the previous run:
==> flow/design.v (excerpt) <==
module Attention_top #(
    parameter INPUT_WIDTH = 8,
    parameter NUM_CODE_WIDTH = 5,
    parameter MATRIX_SIZE = 3,
    parameter ADDR_WIDTH = $clog2(MATRIX_SIZE**2<<2),
    parameter OUTPUT_WIDTH = $clog2(MATRIX_SIZE*(2**INPUT_WIDTH))-1
)(
    input clk,
    input reset_n,
    input start,
    input softmax_req,DATA_write_EN,
    input  [INPUT_WIDTH*MATRIX_SIZE-1:0] Q_INPUT,
    input [INPUT_WIDTH*MATRIX_SIZE-1:0] MATRIX_INPUT,
    output reg [MATRIX_SIZE*OUTPUT_WIDTH-1:0] Output_RESULT,
    input output_req
);
wire [ADDR_WIDTH-1:0] Q_S_addr, write_addr;
wire [MATRIX_SIZE*OUTPUT_WIDTH-1:0] QK_RESULT;
wire write_enable;
wire job_start;
wire [INPUT_WIDTH*MATRIX_SIZE*MATRIX_SIZE-1:0] MATRIX_OUTPUT;
wire [OUTPUT_WIDTH*MATRIX_SIZE-1:0] output_buffer_READ_VALUE;
wire [INPUT_WIDTH*MATRIX_SIZE-1:0] Q_S_date;
wire K_V_read_EN;
wire Q_S_read_EN;
reg output_buffer_READ_EN;
reg [ADDR_WIDTH-1:0] output_buffer_READ_ADDR;
reg [ADDR_WIDTH-1:0] output_READ_ADDR;
    Array_control #(
        .INPUT_WIDTH(INPUT_WIDTH),
        .NUM_CODE_WIDTH(NUM_CODE_WIDTH),
        .MATRIX_SIZE(MATRIX_SIZE),
        .ADDR_WIDTH(ADDR_WIDTH),
        .OUTPUT_WIDTH(OUTPUT_WIDTH)
    ) array_control_inst (
        .start(start),
        .clk(clk),
        .reset_n(reset_n),
  ...
Size: roughly 6500 cells after synthesis, ~58000 µm² of cells after synthesis.
make LEC_CHECK=0 ABC_AREA=1 CAP_MARGIN=15 CELL_PAD_IN_SITES_DETAIL_PLACEMENT=1 CELL_PAD_IN_SITES_GLOBAL_PLACEMENT=3 CORE_MARGIN=2 CORE_UTILIZATION=49 CTS_CLUSTER_SIZE=69 HOLD_SLACK_MARGIN=0.11 MAX_ROUTING_LAYER=met4 MIN_ROUTING_LAYER=met1 PLACE_DENSITY=0.68 SETUP_SLACK_MARGIN=1.32 SLEW_MARGIN=30 TNS_END_PERCENT=5 finish   # period 4.53 ns
run.sh (not shown) runs the stock make flow with config.mk's settings and CLKGATE_MAP_FILE=.
The previous run: it failed during global placement without I/O (3_1_place_gp_skip_io), and the tool reported GPL-0301.
Inputs modified between the previous run and the current run:
- MAX_ROUTING_LAYER removed (was met4)
- CAP_MARGIN changed from 15 to 20
- CELL_PAD_IN_SITES_DETAIL_PLACEMENT removed (was 1)
- HOLD_SLACK_MARGIN removed (was 0.11)
- CELL_PAD_IN_SITES_GLOBAL_PLACEMENT removed (was 3)
- PLACE_DENSITY removed (was 0.68)
- SETUP_SLACK_MARGIN removed (was 1.32)
- CORE_UTILIZATION changed from 49 to 40
- MIN_ROUTING_LAYER removed (was met1)
- SLEW_MARGIN changed from 30 to 20
- TNS_END_PERCENT removed (was 5)
- ABC_AREA removed (was 1)
- CTS_CLUSTER_SIZE removed (was 69)
- the clock period (ns, I/O delays scaled along) changed from 4.53 to 7.29
Findings:
- The current run reached the final stage; the timing, DRC and antenna checks on its layout passed.
- Re instance tally after logic synthesis: the current run is 1249 down on the previous run.
- Looking at die width across the previous run and the current run, the one that comes out higher is the current run.
- Compared the current run vs the previous run, and die area is up in the current run.
- Measured against each other, the previous run and the current run differ in xor and xnor fraction of the mapped netlist area, the higher figure coming from the current run.
- As far as adder-cell share of the synthesized area is concerned, the current run and the previous run perform about the same.
- Any difference in post-synth area from yosys stat between the current run and the previous run is small enough to ignore.
- Average size of a mapped cell (higher): the current run
- Changes observed in the current run relative to the previous run: placeable core area went up by 26000 µm²; simple-gate portion of the synthesized area dropped 5.8 points.

========
Setup of north:
Starting RTL as in the previous note.
Settings: LEC_CHECK=0, CAP_MARGIN=20, CELL_PAD_IN_SITES_DETAIL_PLACEMENT=1, CORE_ASPECT_RATIO=1.51, CORE_MARGIN=2, CORE_UTILIZATION=54, GPL_TIMING_DRIVEN=0, MAX_ROUTING_LAYER=met4, SLEW_MARGIN=20; clock period 3.47 ns.
north completed end to end; final checks failed (negative setup slack).
What south does differently from north at the input level:
# north
export LEC_CHECK = 0
export CAP_MARGIN = 20
export CELL_PAD_IN_SITES_DETAIL_PLACEMENT = 1
export CORE_ASPECT_RATIO = 1.51
export CORE_MARGIN = 2
export CORE_UTILIZATION = 54
export GPL_TIMING_DRIVEN = 0
export MAX_ROUTING_LAYER = met4
export SLEW_MARGIN = 20
create_clock -name core_clock -period 3.47 [get_ports {clk}]
# south
export LEC_CHECK = 0
export CAP_MARGIN = 20
export CORE_MARGIN = 2
export CORE_UTILIZATION = 66
export SLEW_MARGIN = 20
create_clock -name core_clock -period 3.43 [get_ports {clk}]
==> comparison <==
south finished all stages; the layout is clean. In south, number of setup buffers added after CTS is lower than in north. [compare] base=north new=south: via count moved down; fraction of power consumed by the clock network increased by 1.0 points relative to the old numbers.
Modified inputs, east compared to south
# south
export LEC_CHECK = 0
export CAP_MARGIN = 20
export CORE_MARGIN = 2
export CORE_UTILIZATION = 66
export SLEW_MARGIN = 20
create_clock -name core_clock -period 3.43 [get_ports {clk}]
# east
export LEC_CHECK = 0
export ABC_AREA = 1
export CAP_MARGIN = 20
export CORE_MARGIN = 2
export CORE_UTILIZATION = 62
export SLEW_MARGIN = 20
create_clock -name core_clock -period 2.3 [get_ports {clk}]
## What came out
- Complete run, failing final checks: east, reason negative setup slack.
- Synthesized netlist net count for east: 22% up relative to south
- Compared with south, east shows a post-route fraction of the period consumed by the critical path that is 34 points higher.
- For the final standard cell utilization of the core, east came in 7.8 points higher than south did.
- On antenna diode instance count, the lower figure sits with south, not east.
- Re number of buffers inserted by post-CTS setup repair: south and east aren't equal, and the lower value belongs to south.
- Going from south to east, adder and majority gate portion of the synthesized area has remained practically unchanged, design area has increased, met3 capacity usage during global routing has increased, average cell area after synthesis has decreased, parity-gate share of the synthesized area counting xor and xnor cells has decreased.
The following lists how west was set up differently from east:
# east
export LEC_CHECK = 0
export ABC_AREA = 1
export CAP_MARGIN = 20
export CORE_MARGIN = 2
export CORE_UTILIZATION = 62
export SLEW_MARGIN = 20
create_clock -name core_clock -period 2.3 [get_ports {clk}]
# west
export LEC_CHECK = 0
export ABC_AREA = 1
export CAP_MARGIN = 0
export CORE_ASPECT_RATIO = 0.5
export CORE_MARGIN = 2
export CORE_UTILIZATION = 72
export CTS_CLUSTER_DIAMETER = 375
export CTS_CLUSTER_SIZE = 96
export SETUP_SLACK_MARGIN = 0.51
export SLEW_MARGIN = 20
export TNS_END_PERCENT = 10
create_clock -name core_clock -period 2.3 [get_ports {clk}]
### Flow results
Status: simple-gate area share of the yosys netlist parity (west, east). The final RePlAce weighted congestion number comes out lower for east vs west. Note that the width of the chip recorded for east amounts to 0.76 times the value seen in west. west did not make it past global routing (5_1_grt), where a tool error ended it. Compared with east, west shows a H-tree level count that is 2 lower. Cmp west vs east: die area lower in west. Changes observed in west relative to east: floorplan row count lost 39, setup fix buffers added after clock tree synthesis decreased 48. The instance area at placement on west is in line with that on east.
> inputs changed (west -> middle)
# west
export LEC_CHECK = 0
export ABC_AREA = 1
export CAP_MARGIN = 0
export CORE_ASPECT_RATIO = 0.5
export CORE_MARGIN = 2
export CORE_UTILIZATION = 72
export CTS_CLUSTER_DIAMETER = 375
export CTS_CLUSTER_SIZE = 96
export SETUP_SLACK_MARGIN = 0.51
export SLEW_MARGIN = 20
export TNS_END_PERCENT = 10
create_clock -name core_clock -period 2.3 [get_ports {clk}]
# middle
export LEC_CHECK = 0
export ABC_AREA = 1
export CAP_MARGIN = 20
export CORE_MARGIN = 2
export CORE_UTILIZATION = 72
export CTS_CLUSTER_DIAMETER = 384
export CTS_CLUSTER_SIZE = 88
export PLACE_DENSITY = 0.4
export SLEW_MARGIN = 20
create_clock -name core_clock -period 2.3 [get_ports {clk}]
[summary]
In the summary table, middle is marked failed, with error GRT-0232 raised in global routing (5_1_grt). On multiplexer area fraction after synthesis, middle and west are basically level. Compared with west, final estimated routing congestion in global placement in middle decreased by a few percent. The number of clock buffers inserted by TritonCTS in middle sits 2 above the value recorded for west. Looking at pre-CTS setup slack, middle sits 0.12 ns higher than west does. Height of the die came out higher on middle than on west. middle against west: post-synthesis share of cell area spent on and-or and or-and gates did not really move; die width went down.
Power is estimated from default activity; no workload was simulated.
